juniper:
Design audio_core, start of the top module:
module audio_core(
	input clk,          
	input rst,          
	input tick,         
	input tick_1m,      
	input [15:0] accel_z,     
	input accel_valid,        
	output wire beat,   
	output [7:0] LED,   
	input PB_PLY, 	     
	input [3:0]  VOL,	  
	output P,		     
	output [3:0] SEGA,  
	output [7:0] SEGD,  
	output [7:0] BPM,   
	input [15:0] DATA,	  
	output note_req,      
	output song_end       
	);
==> flow/config.mk <==
export PLATFORM = sky130hd
export DESIGN_NAME = audio_core
export DESIGN_NICKNAME = audio_core
export VERILOG_FILES = /design/flow/design.v
export SDC_FILE = /design/flow/constraint.sdc
export NUM_CORES = 4
export LEC_CHECK = 0
export ABC_AREA = 0
export CAP_MARGIN = 40
export CORE_ASPECT_RATIO = 1.12
export CORE_MARGIN = 3
export CORE_UTILIZATION = 63
export CTS_CLUSTER_DIAMETER = 242
export GPL_ROUTABILITY_DRIVEN = 1
export GPL_TIMING_DRIVEN = 1
export MIN_ROUTING_LAYER = met2
export PLACE_DENSITY_LB_ADDON = 0.07
export SETUP_SLACK_MARGIN = -0.11
export SLEW_MARGIN = 25
==> flow/constraint.sdc <==
create_clock -name core_clock -period 10.0 [get_ports {clk}]
set_input_delay 2.0000 -clock core_clock [delete_from_list [all_inputs] [get_ports {clk}]]
set_output_delay 2.0000 -clock core_clock [all_outputs]
set_load 0.01 [all_outputs]
run.sh (not shown) runs the stock make flow with config.mk's settings and CLKGATE_MAP_FILE=.
FAIL juniper @ global routing (5_1_grt): tool exited with error
For onyx, these inputs were changed with respect to juniper:
# juniper
export LEC_CHECK = 0
export ABC_AREA = 0
export CAP_MARGIN = 40
export CORE_ASPECT_RATIO = 1.12
export CORE_MARGIN = 3
export CORE_UTILIZATION = 63
export CTS_CLUSTER_DIAMETER = 242
export GPL_ROUTABILITY_DRIVEN = 1
export GPL_TIMING_DRIVEN = 1
export MIN_ROUTING_LAYER = met2
export PLACE_DENSITY_LB_ADDON = 0.07
export SETUP_SLACK_MARGIN = -0.11
export SLEW_MARGIN = 25
create_clock -name core_clock -period 10.0 [get_ports {clk}]
# onyx
export LEC_CHECK = 0
export ABC_AREA = 1
export CAP_MARGIN = 40
export CORE_ASPECT_RATIO = 1.12
export CORE_MARGIN = 3
export CORE_UTILIZATION = 35
export CTS_CLUSTER_DIAMETER = 242
export GPL_ROUTABILITY_DRIVEN = 1
export GPL_TIMING_DRIVEN = 1
export PLACE_DENSITY_LB_ADDON = 0.07
export SETUP_SLACK_MARGIN = -0.11
export SLEW_MARGIN = 25
create_clock -name core_clock -period 10.0 [get_ports {clk}]
--- outcome ---
The flow completed for onyx, but it is not clean: the layout still shows negative setup slack.
In the summary table, juniper is marked failed, with error GRT-0116 raised in global routing (5_1_grt).
Post-synthesis share of cell area spent on full adders, half adders and majority gates ended up 0.66 points higher on onyx than on juniper.
Area fraction in xor and xnor cells sits lower in onyx than in juniper.
For the basic-gate share of the synthesized area counting and, or, nand and nor cells, onyx came in 5.8 points higher than juniper did.
Delta (onyx minus juniper): area after detailed placement shows an increase of 0.0039 sq mm, sequential element share of the synthesized area climbed 0.86 points, number of unique standard cell types used by synthesis saw a decrease, summed instance area of the synthesized netlist shrank by 0.0013 sq mm, floorplan utilization went down.
Here is what was changed in the inputs of pepper compared with onyx.
# onyx
export LEC_CHECK = 0
export ABC_AREA = 1
export CAP_MARGIN = 40
export CORE_ASPECT_RATIO = 1.12
export CORE_MARGIN = 3
export CORE_UTILIZATION = 35
export CTS_CLUSTER_DIAMETER = 242
export GPL_ROUTABILITY_DRIVEN = 1
export GPL_TIMING_DRIVEN = 1
export PLACE_DENSITY_LB_ADDON = 0.07
export SETUP_SLACK_MARGIN = -0.11
export SLEW_MARGIN = 25
create_clock -name core_clock -period 10.0 [get_ports {clk}]
# pepper
export LEC_CHECK = 0
export CAP_MARGIN = 35
export CELL_PAD_IN_SITES_DETAIL_PLACEMENT = 2
export CORE_MARGIN = 2
export CORE_UTILIZATION = 40
export SLEW_MARGIN = 20
create_clock -name core_clock -period 10.0 [get_ports {clk}]
Results
Summary of onyx and pepper: one run falls short of a clean finish, namely onyx. Of onyx and pepper, onyx shows the lower share of power burned in combinational logic, with pepper above it. Transition time at the pin with the least slew margin came out higher on pepper than on onyx. Biggest combinational cell group after synthesis = simple AND/OR/NAND/NOR gates: onyx; biggest combinational cell group after synthesis = AND-OR/OR-AND gates: pepper. Min internal power contribution across onyx and pepper: onyx.
For garnet, these inputs were changed with respect to pepper:
# pepper
export LEC_CHECK = 0
export CAP_MARGIN = 35
export CELL_PAD_IN_SITES_DETAIL_PLACEMENT = 2
export CORE_MARGIN = 2
export CORE_UTILIZATION = 40
export SLEW_MARGIN = 20
create_clock -name core_clock -period 10.0 [get_ports {clk}]
# garnet
export LEC_CHECK = 0
export CAP_MARGIN = 20
export CORE_MARGIN = 2
export CORE_UTILIZATION = 64
export SETUP_SLACK_MARGIN = 2.0
export SLEW_MARGIN = 20
create_clock -name core_clock -period 6.78 [get_ports {clk}]
--- outcome ---
Among garnet and pepper, the run that stopped before the end is garnet, and it is the only one.
No final results exist for garnet, since it was stopped by error GRT-0232 during global routing (5_1_grt).
Status: synthesized-area fraction occupied by adder cells parity (pepper, garnet)
Between pepper and garnet, the number of cells in the yosys synthesis report does not differ in any meaningful way.
In garnet the pre-CTS worst setup slack turned out 1350 ps lower than in pepper.
Compared with pepper, in garnet number of enable-type register cells in the synthesized netlist about even; core outline area saw a decrease; die area shrank by 0.027 sq mm; number of setup buffers added after CTS higher.


== 01-18 ==
audio_core again, from the RTL that the note above started with.
Settings: LEC_CHECK=0, ABC_AREA=1, CAP_MARGIN=20, CORE_MARGIN=2, CORE_UTILIZATION=69, CTS_CLUSTER_DIAMETER=390, CTS_CLUSTER_SIZE=99, PLACE_DENSITY=0.86, SLEW_MARGIN=20; clock period 4.81 ns.
01-18 | ERROR | clock tree synthesis (4_1_cts)
#### Input delta (12-05 over 01-18)
Settings: CTS_CLUSTER_DIAMETER: 390 -> unset; CTS_CLUSTER_SIZE: 99 -> unset; CORE_UTILIZATION: 69 -> 35; ABC_AREA: 1 -> unset; PLACE_DENSITY: 0.86 -> 0.55; the clock period (ns, I/O delays scaled along): 4.81 -> 10.1.
12-05: PASS, flow complete, no timing, DRC or antenna violations
Between 01-18 and 12-05, the flow reports total number of placement rows increasing by more than a quarter.
In the flow results for 12-05 and 01-18, the die height is smaller on 01-18.
12-05 against 01-18: number of standard cells reported by yosys fell by about 10%, chip area estimate from yosys synthesis rose by 1300 um2.
Sort 12-05 and 01-18 by mapped cell area desc -> top: 12-05
Between 01-18 and 12-05, post-synthesis instance total decreased.
In the metrics for 12-05 and 01-18, the one carrying the higher adder-cell share of the synthesized area is 01-18.
Power is estimated from default activity; no workload was simulated.
